// top
module top(input clk, rst, ball_speed, serve_type, angle, bat_size, restart, start, en_color, auto, hard_mode, input[3:0] mode, max_score, input[8:0] adc, output sel, size, output sound, output [9:0] RED, GRN, BLU, output HSYNC, VSYNC, px_clk, blank);
For scale: roughly 7400 cells after synthesis, roughly 210 flip-flops, about 65 I/O pins.
clock: 5.56 ns
lec_check: 0
abc_area: 1
cap_margin: 35
cell_pad_in_sites_detail_placement: 0
cell_pad_in_sites_global_placement: 2
core_aspect_ratio: 1.39
core_margin: 7
core_utilization: 37
gpl_routability_driven: 1
gpl_timing_driven: 0
place_density: 0.77
slew_margin: 20
tns_end_percent: 50
run.sh (not shown) runs the stock make flow with config.mk's settings and CLKGATE_MAP_FILE=.
The starting point produced a layout that fails on negative setup slack.
Next try:
==> flow/config.mk (replaced) <==
export PLATFORM = sky130hd
export DESIGN_NAME = top
export DESIGN_NICKNAME = top
export VERILOG_FILES = /design/flow/design.v
export SDC_FILE = /design/flow/constraint.sdc
export NUM_CORES = 4
export LEC_CHECK = 0
export ABC_AREA = 1
export CAP_MARGIN = 35
export CORE_MARGIN = 2
export CORE_UTILIZATION = 37
export PLACE_DENSITY_LB_ADDON = 0.02
export SETUP_SLACK_MARGIN = 1.06
export SLEW_MARGIN = 40
export TNS_END_PERCENT = 15
The changed run completed, yet does not pass: negative setup slack.
Worst setup slack gains 0.87 ns.
Sequential share of layout area shrinks by 1.4 points.
Routed wire length is about the same.
Global-route usage grows by 2.1 points.
First-iteration DRC count grows by about 23%.
Utilization grows by 7.3 points.
Next try:
==> flow/config.mk (replaced) <==
export PLATFORM = sky130hd
export DESIGN_NAME = top
export DESIGN_NICKNAME = top
export VERILOG_FILES = /design/flow/design.v
export SDC_FILE = /design/flow/constraint.sdc
export NUM_CORES = 4
export LEC_CHECK = 0
export ABC_AREA = 0
export CAP_MARGIN = 25
export CORE_MARGIN = 2
export CORE_UTILIZATION = 61
export SETUP_SLACK_MARGIN = -0.34
export SLEW_MARGIN = 20
export TNS_END_PERCENT = 35
=> The new run reached the layout checks and failed them: negative setup slack. Final area came out lower by 8.5%. Via count came out higher by 4.9%. Synthesized area came out higher by 8.7%. Setup slack is better by 0.37 ns.
Next try:
==> flow/config.mk (replaced) <==
export PLATFORM = sky130hd
export DESIGN_NAME = top
export DESIGN_NICKNAME = top
export VERILOG_FILES = /design/flow/design.v
export SDC_FILE = /design/flow/constraint.sdc
export NUM_CORES = 4
export LEC_CHECK = 0
export ABC_AREA = 1
export CAP_MARGIN = 35
export CELL_PAD_IN_SITES_DETAIL_PLACEMENT = 0
export CELL_PAD_IN_SITES_GLOBAL_PLACEMENT = 2
export CORE_ASPECT_RATIO = 1.39
export CORE_MARGIN = 2
export CORE_UTILIZATION = 37
export GPL_ROUTABILITY_DRIVEN = 0
export GPL_TIMING_DRIVEN = 0
export PLACE_DENSITY_LB_ADDON = 0.02
export SETUP_SLACK_MARGIN = 1.06
export SLEW_MARGIN = 10
export TNS_END_PERCENT = 15
=> The new run finished with negative setup slack left. Die area climbs by 51%. Worst setup slack got worse by 1.5 ns. Combinational power climbs by about 9%.

========
## exp/sierra
top again, from the RTL that the note above started with.
clock: 2.5 ns
lec_check: 0
abc_area: 1
cap_margin: 25
core_margin: 2
core_utilization: 72
cts_cluster_diameter: 371
cts_cluster_size: 57
place_density_lb_addon: 0.06
setup_slack_margin: 0.74
slew_margin: 10
tns_end_percent: 5
exp/sierra is listed as incomplete: the tool reported an error in detailed placement (3_5_place_dp) and the run ended there.
The following lists how exp/nickel was set up differently from exp/sierra:
Settings: SETUP_SLACK_MARGIN no longer set, was 0.74; CTS_CLUSTER_DIAMETER no longer set, was 371; SLEW_MARGIN now 20, was 10; PLACE_DENSITY now 0.6, previously not set; CTS_CLUSTER_SIZE now 100, was 57; CAP_MARGIN now 20, was 25; PLACE_DENSITY_LB_ADDON no longer set, was 0.06; TNS_END_PERCENT now 10, was 5; the clock period (ns, I/O delays scaled along) now 4.95, was 2.5.
Notes after the runs:
- No final results exist for exp/nickel, since it was stopped by error GRT-0116 during global routing (5_1_grt).
- exp/nickel -> exp/sierra: chip width flat
- Delta (exp/nickel minus exp/sierra): share of the synthesized netlist area taken by xor and xnor gates was more or less identical, part of the Yosys area used for sequential elements barely changed, placer congestion estimate -0.94%.
The following lists how exp/ember was set up differently from exp/nickel:
Settings: clearing TNS_END_PERCENT, which used to be 10; clearing ABC_AREA, which used to be 1; swapping 72 for 64 in CORE_UTILIZATION; putting SETUP_SLACK_MARGIN at 2.07 where nothing was set; clearing CTS_CLUSTER_SIZE, which used to be 100; clearing PLACE_DENSITY, which used to be 0.6; swapping 4.95 for 7.5 in the clock period (ns, I/O delays scaled along).
==> results <==
Floorplan row count (lower): exp/nickel
exp/ember reached the final stage; the timing, DRC and antenna checks on its layout passed.
Compared with exp/nickel, exp/ember shows a number of setup buffers added after CTS that is 11% lower.
Compared with exp/nickel, in exp/ember mean area per synthesized cell went up, share of synthesized area occupied by flip-flops and latches lost 0.87 points, area after synthesis now sits higher, mux share of post-synthesis cell area saw an increase.
Modified inputs, exp/cedar compared to exp/ember
Settings: changing SETUP_SLACK_MARGIN from 2.07 to 1.86; setting PLACE_DENSITY to 0.39 for the first time; changing CORE_UTILIZATION from 64 to 72; setting ABC_AREA to 1 for the first time; changing the clock period (ns, I/O delays scaled along) from 7.5 to 8.68.
==> comparison <==
Taking exp/ember as the reference, in exp/cedar share of the clock period used by the worst path went up 2.0 points; chip area went down 15000 sq um; critical path depth went up about 110%.
The run showing the smaller non-clock buffer count is exp/cedar.
exp/ember was larger in final cell area than exp/cedar.
On clock-cell share of area, exp/cedar and exp/ember are neck and neck.
Lower number of clock buffer instances in the layout among exp/cedar and exp/ember: exp/ember

========
## v28
Starting RTL as in the previous note.
Settings: LEC_CHECK=0, ABC_AREA=1, CAP_MARGIN=25, CORE_MARGIN=2, CORE_UTILIZATION=72, CTS_CLUSTER_SIZE=47, PLACE_DENSITY_LB_ADDON=0.06, SETUP_SLACK_MARGIN=0.74, SLEW_MARGIN=0, TNS_END_PERCENT=35; clock period 2.5 ns.
No final results exist for v28, since it was stopped by error DPL-0033 during detailed placement (3_5_place_dp).
Changes in v14 relative to v28:
Settings: TNS_END_PERCENT no longer set, was 35; PLACE_DENSITY_LB_ADDON no longer set, was 0.06; CTS_CLUSTER_SIZE no longer set, was 47; PLACE_DENSITY now 0.6, previously not set; SLEW_MARGIN now 20, was 0; SETUP_SLACK_MARGIN no longer set, was 0.74; CAP_MARGIN now 20, was 25; the clock period (ns, I/O delays scaled along) now 14.0, was 2.5.
## What came out
- There was hardly any difference in synthesized cell count between v28 and v14.
- Diff v14..v28 | parity-gate share of the synthesized area counting xor and xnor cells | unchanged
- From v14 to v28, area fraction in mux cells did not move at all.
- Final weighted congestion in routability-driven placement: v14 vs v28 down 0.14
- Of v28 and v14, just one finished clean: v14.
- Between v14 and v28, the count of distinct cell types in the synthesized netlist figures differ only marginally.
[inputs] v49 vs v14
Settings: CORE_UTILIZATION now 24, was 72; the clock period (ns, I/O delays scaled along) now 8.61, was 14.0.
--- outcome ---
- Between v14 and v49, sequential power share decreased.
- | cell-internal power | v49 vs v14 | about 70% higher |
- v14 → v49: number of cell instances on the worst register-to-register path -7.6%, routability-driven placement congestion ratio fell 5.7%, routed wire length increased by about 4% relative to the old numbers, number of DRC violations after detailed-routing iteration 0 went down by 3,218.
The inputs of v46 differ from those of v49 as listed below.
Settings: CORE_UTILIZATION: 24 -> 40.
Results
Looking only at worst setup timing slack at the placement stage, and setting everything else aside, the lower value of v49 and v46 goes to v46.
In v46 relative to v49, internal portion of total power had gone down by a few percent.
From v49 to v46 the numbers moved as follows: met2 track demand over resource moved up; post-route total power moved down; ratio of total power to cell area moved up.
Taking v49 as the reference, in v46 utilization now larger; yosys cell count comparable; setup slack after layout now smaller; global-route usage now larger; flop share of the area now larger.

========
top again, from the RTL that the note above started with.
Settings: LEC_CHECK=0, ABC_AREA=1, CAP_MARGIN=20, CORE_MARGIN=2, CORE_UTILIZATION=62, CTS_CLUSTER_DIAMETER=24, CTS_CLUSTER_SIZE=48, GPL_ROUTABILITY_DRIVEN=0, MIN_ROUTING_LAYER=met2, PLACE_DENSITY=0.61, SETUP_SLACK_MARGIN=1.4, SLEW_MARGIN=20; clock period 8.67 ns.
The starting point did not get past global routing (5_1_grt) (GRT-0232).
Change:
Settings changed: CORE_UTILIZATION 62 to 61, CTS_CLUSTER_DIAMETER 24 to unset, CTS_CLUSTER_SIZE 48 to 98, GPL_ROUTABILITY_DRIVEN 0 to unset, MIN_ROUTING_LAYER met2 to unset, PLACE_DENSITY 0.61 to 0.6, SETUP_SLACK_MARGIN 1.4 to unset.
Clock period 8.67 ns to 14.0 ns, I/O delays scaled along.
After rerunning:
- With this change the flow finished clean
- die area increases slightly
- area after synthesis does not change
- synthesized cell count does not change
Change:
Settings changed: ABC_AREA 1 to unset, CORE_UTILIZATION 61 to 72, CTS_CLUSTER_SIZE 98 to unset, PLACE_DENSITY 0.6 to unset, SETUP_SLACK_MARGIN set to -0.36.
Clock period 14.0 ns to 4.8 ns, I/O delays scaled along.
Outcome:
- This time the run never finished: it broke off in global routing (5_1_grt) with GRT-0232
- die size falls by 7.8%
- area after synthesis rises by 8.7%
- synthesized cell count falls by 7.1%
Change:
Settings changed: ABC_AREA set to 1, CORE_UTILIZATION 72 to 40, PLACE_DENSITY set to 0.6, SETUP_SLACK_MARGIN -0.36 to unset.
Clock period 4.8 ns to 10.0 ns, I/O delays scaled along.
Outcome: With this change the flow went through all stages and came out clean. Area after synthesis is lower by 8.0%. Die area went up by 65%. Synthesized cell count rose by 7.7%.
Change:
Settings changed: ABC_AREA 1 to unset, CORE_UTILIZATION 40 to 68, CTS_CLUSTER_SIZE set to 34, PLACE_DENSITY 0.6 to unset.
Clock period 10.0 ns to 5.18 ns, I/O delays scaled along.
=> Now the flow reached the layout checks and failed them: setup timing; routed wire length is higher by about 24%; non-clock buffer count increases by 948; global-route usage is higher by 23 points; setup slack degrades by 2.2 ns; core utilization went up by 40 points; worst hold slack loses 0.016 ns; final cell count fell by about 4%; total power grows by about 90%; via count came out higher by 21%; clock power climbs by 75%; synthesized area increases by about 9%.
No activity file was given, so power comes from the tool's default toggle rates.
